## AHB_Mul
module AHB_Mul(  
    input HCLK,
    input HRESETn,
    input [31:0]M_AHB_0_haddr,
    input [2:0]M_AHB_0_hburst,
    input M_AHB_0_hmastlock,
    input [3:0]M_AHB_0_hprot,
    output reg [31:0]M_AHB_0_hrdata,
    output M_AHB_0_hready,
    output M_AHB_0_hresp,
    input [2:0]M_AHB_0_hsize,
    input [1:0]M_AHB_0_htrans,
    input [31:0]M_AHB_0_hwdata,
    input M_AHB_0_hwrite,
    output[3:0] led 
    );
Settings: LEC_CHECK=0, ABC_AREA=1, CAP_MARGIN=20, CORE_MARGIN=2, CORE_UTILIZATION=72, CTS_CLUSTER_DIAMETER=173, CTS_CLUSTER_SIZE=71, GPL_TIMING_DRIVEN=1, HOLD_SLACK_MARGIN=0.29, MAX_ROUTING_LAYER=met4, PLACE_DENSITY_LB_ADDON=0.02, SETUP_SLACK_MARGIN=0.67, SLEW_MARGIN=20, TNS_END_PERCENT=60; clock period 2.69 ns.
run.sh (not shown) runs the stock make flow with config.mk's settings and CLKGATE_MAP_FILE=.
The baseline never finished: it broke off in global routing (5_1_grt).
Next try:
ABC_AREA = not set   (was 1)
CORE_UTILIZATION = 68   (was 72)
CTS_CLUSTER_DIAMETER = not set   (was 173)
CTS_CLUSTER_SIZE = not set   (was 71)
GPL_TIMING_DRIVEN = not set   (was 1)
HOLD_SLACK_MARGIN = not set   (was 0.29)
MAX_ROUTING_LAYER = not set   (was met4)
PLACE_DENSITY = 0.37   (was not set)
PLACE_DENSITY_LB_ADDON = not set   (was 0.02)
SETUP_SLACK_MARGIN = not set   (was 0.67)
TNS_END_PERCENT = not set   (was 60)
clock period = 6.29 ns   (was 2.69 ns; I/O delays follow)
The new run completed and failed the layout checks on negative setup slack.
Die size goes up by 2.4%.
Synthesized cell count falls by 14%.
Synthesized area is lower by 3.3%.
Next try:
ABC_AREA = 0   (was not set)
CAP_MARGIN = 30   (was 20)
CELL_PAD_IN_SITES_GLOBAL_PLACEMENT = 2   (was not set)
CORE_ASPECT_RATIO = 0.51   (was not set)
CORE_UTILIZATION = 51   (was 68)
CTS_CLUSTER_SIZE = 81   (was not set)
PLACE_DENSITY = not set   (was 0.37)
PLACE_DENSITY_LB_ADDON = 0.06   (was not set)
SETUP_SLACK_MARGIN = 0.03   (was not set)
SLEW_MARGIN = 0   (was 20)
clock period = 11.8 ns   (was 6.29 ns; I/O delays follow)
=>
- The new run passed the timing, DRC and antenna checks
- cell count came out lower by 2.7%
- clock-buffer cell count came out higher by 1
- wire length came out lower by 1.1%
Next try:
ABC_AREA = not set   (was 0)
CAP_MARGIN = 20   (was 30)
CELL_PAD_IN_SITES_GLOBAL_PLACEMENT = not set   (was 2)
CORE_ASPECT_RATIO = not set   (was 0.51)
CORE_UTILIZATION = 72   (was 51)
CTS_CLUSTER_DIAMETER = 395   (was not set)
CTS_CLUSTER_SIZE = not set   (was 81)
PLACE_DENSITY = 0.36   (was not set)
PLACE_DENSITY_LB_ADDON = not set   (was 0.06)
SETUP_SLACK_MARGIN = -0.49   (was 0.03)
SLEW_MARGIN = 20   (was 0)
clock period = 8.09 ns   (was 11.8 ns; I/O delays follow)
Result: With this change the flow reached the layout checks and failed them: negative setup slack; critical path depth climbs by 5; via count climbs by 3.9%; wire length drops by 11%; non-clock buffer count climbs by 125.

========
AHB_Mul again, from the RTL that the note above started with.
clock: 11.8 ns
lec_check: 0
cap_margin: 20
core_margin: 2
core_utilization: 28
gpl_routability_driven: 1
hold_slack_margin: 0.02
place_density_lb_addon: 0.21
setup_slack_margin: 1.97
slew_margin: 20
The baseline ran to the end with no violations.
Then changed:
Settings changed: ABC_AREA from default to 1, CORE_UTILIZATION 28 to 71, CTS_CLUSTER_SIZE from default to 15, GPL_ROUTABILITY_DRIVEN 1 to default, HOLD_SLACK_MARGIN 0.02 to default, PLACE_DENSITY_LB_ADDON 0.21 to 0.27, SETUP_SLACK_MARGIN 1.97 to default.
Clock period 11.8 ns to 6.78 ns, I/O delays scaled along.
Effect:
- The new run ran to the end with violations: negative setup slack
- clock power goes up by 28%
- design area goes up by 9.8%
- sequential cell count is unchanged
- utilization goes up by 53 points
- worst setup slack degrades by 2.8 ns
- wire length goes up by 6.4%
- via count goes up by 28%
Then changed:
Settings changed: CORE_UTILIZATION 71 to 72, CTS_CLUSTER_DIAMETER from default to 240, CTS_CLUSTER_SIZE 15 to 72, MAX_ROUTING_LAYER from default to met4, PLACE_DENSITY_LB_ADDON 0.27 to 0.2, SETUP_SLACK_MARGIN from default to 0.82.
Clock period 6.78 ns to 6.83 ns, I/O delays scaled along.
Outcome: The new run aborted during global routing (5_1_grt), error GRT-0232; synthesized area is unchanged; die area falls by 1.4%; synthesized cell count does not change.
Then changed:
Settings changed: CORE_UTILIZATION 72 to 71, CTS_CLUSTER_DIAMETER 240 to default, CTS_CLUSTER_SIZE 72 to 73, MAX_ROUTING_LAYER met4 to default, PLACE_DENSITY_LB_ADDON 0.2 to 0.27, SETUP_SLACK_MARGIN 0.82 to default, TNS_END_PERCENT from default to 5.
Clock period 6.83 ns to 5.15 ns, I/O delays scaled along.
=>
- Now the flow completed, yet does not pass: negative setup slack
- die size goes up by 1.4%
- synthesized area does not change
- synthesized cell count does not change
Then changed:
Settings changed: CORE_UTILIZATION 71 to 72, CTS_CLUSTER_DIAMETER from default to 228, CTS_CLUSTER_SIZE 73 to 14, GPL_TIMING_DRIVEN from default to 1, MAX_ROUTING_LAYER from default to met4, PLACE_DENSITY_LB_ADDON 0.27 to 0.08, SETUP_SLACK_MARGIN from default to -0.19, TNS_END_PERCENT 5 to 60.
Clock period 5.15 ns to 6.32 ns, I/O delays scaled along.
The new run ran to the end with violations: negative setup slack.
Global-route usage is higher by 4.7 points.
Die area is lower slightly.
Total power is lower by roughly a tenth.
Final cell count hardly moves.
Clock power is lower by a quarter to a third.
Via count is higher slightly.
Wire length is higher by a few percent.
Clock skew is lower by 0.0037 ns.

========
AHB_Mul again, from the RTL that the note above started with.
Settings: LEC_CHECK=0, ABC_AREA=1, CAP_MARGIN=20, CORE_MARGIN=2, CORE_UTILIZATION=71, CTS_CLUSTER_SIZE=73, PLACE_DENSITY_LB_ADDON=0.27, SETUP_SLACK_MARGIN=1.02, SLEW_MARGIN=20, TNS_END_PERCENT=5; clock period 5.15 ns.
The baseline finished but failed the layout checks on setup timing.
==> next run, changes <==
- CORE_UTILIZATION: 71 -> 72
- CTS_CLUSTER_DIAMETER: unset -> 173
- CTS_CLUSTER_SIZE: 73 -> 15
- GPL_TIMING_DRIVEN: unset -> 1
- MAX_ROUTING_LAYER: unset -> met4
- PLACE_DENSITY_LB_ADDON: 0.27 -> 0.02
- SETUP_SLACK_MARGIN: 1.02 -> 0.67
- TNS_END_PERCENT: 5 -> 60
- clock period: 5.15 -> 4.01 ns (I/O delays scaled with it)
The changed run aborted during 5_1_grt, error ODB-0269.
Die size falls slightly.
Area after synthesis does not change.
Synthesized cell count does not change.
==> next run, changes <==
- CTS_CLUSTER_DIAMETER: 173 -> 331
- GPL_TIMING_DRIVEN: 1 -> unset
- MAX_ROUTING_LAYER: met4 -> unset
- PLACE_DENSITY_LB_ADDON: 0.02 -> 0.27
- SETUP_SLACK_MARGIN: 0.67 -> unset
- TNS_END_PERCENT: 60 -> unset
- clock period: 4.01 -> 6.26 ns (I/O delays scaled with it)
The new run finished with setup timing left.
Die area stays the same.
Synthesized area is unchanged.
Synthesized cell count stays the same.
Power is estimated from default activity; no workload was simulated.
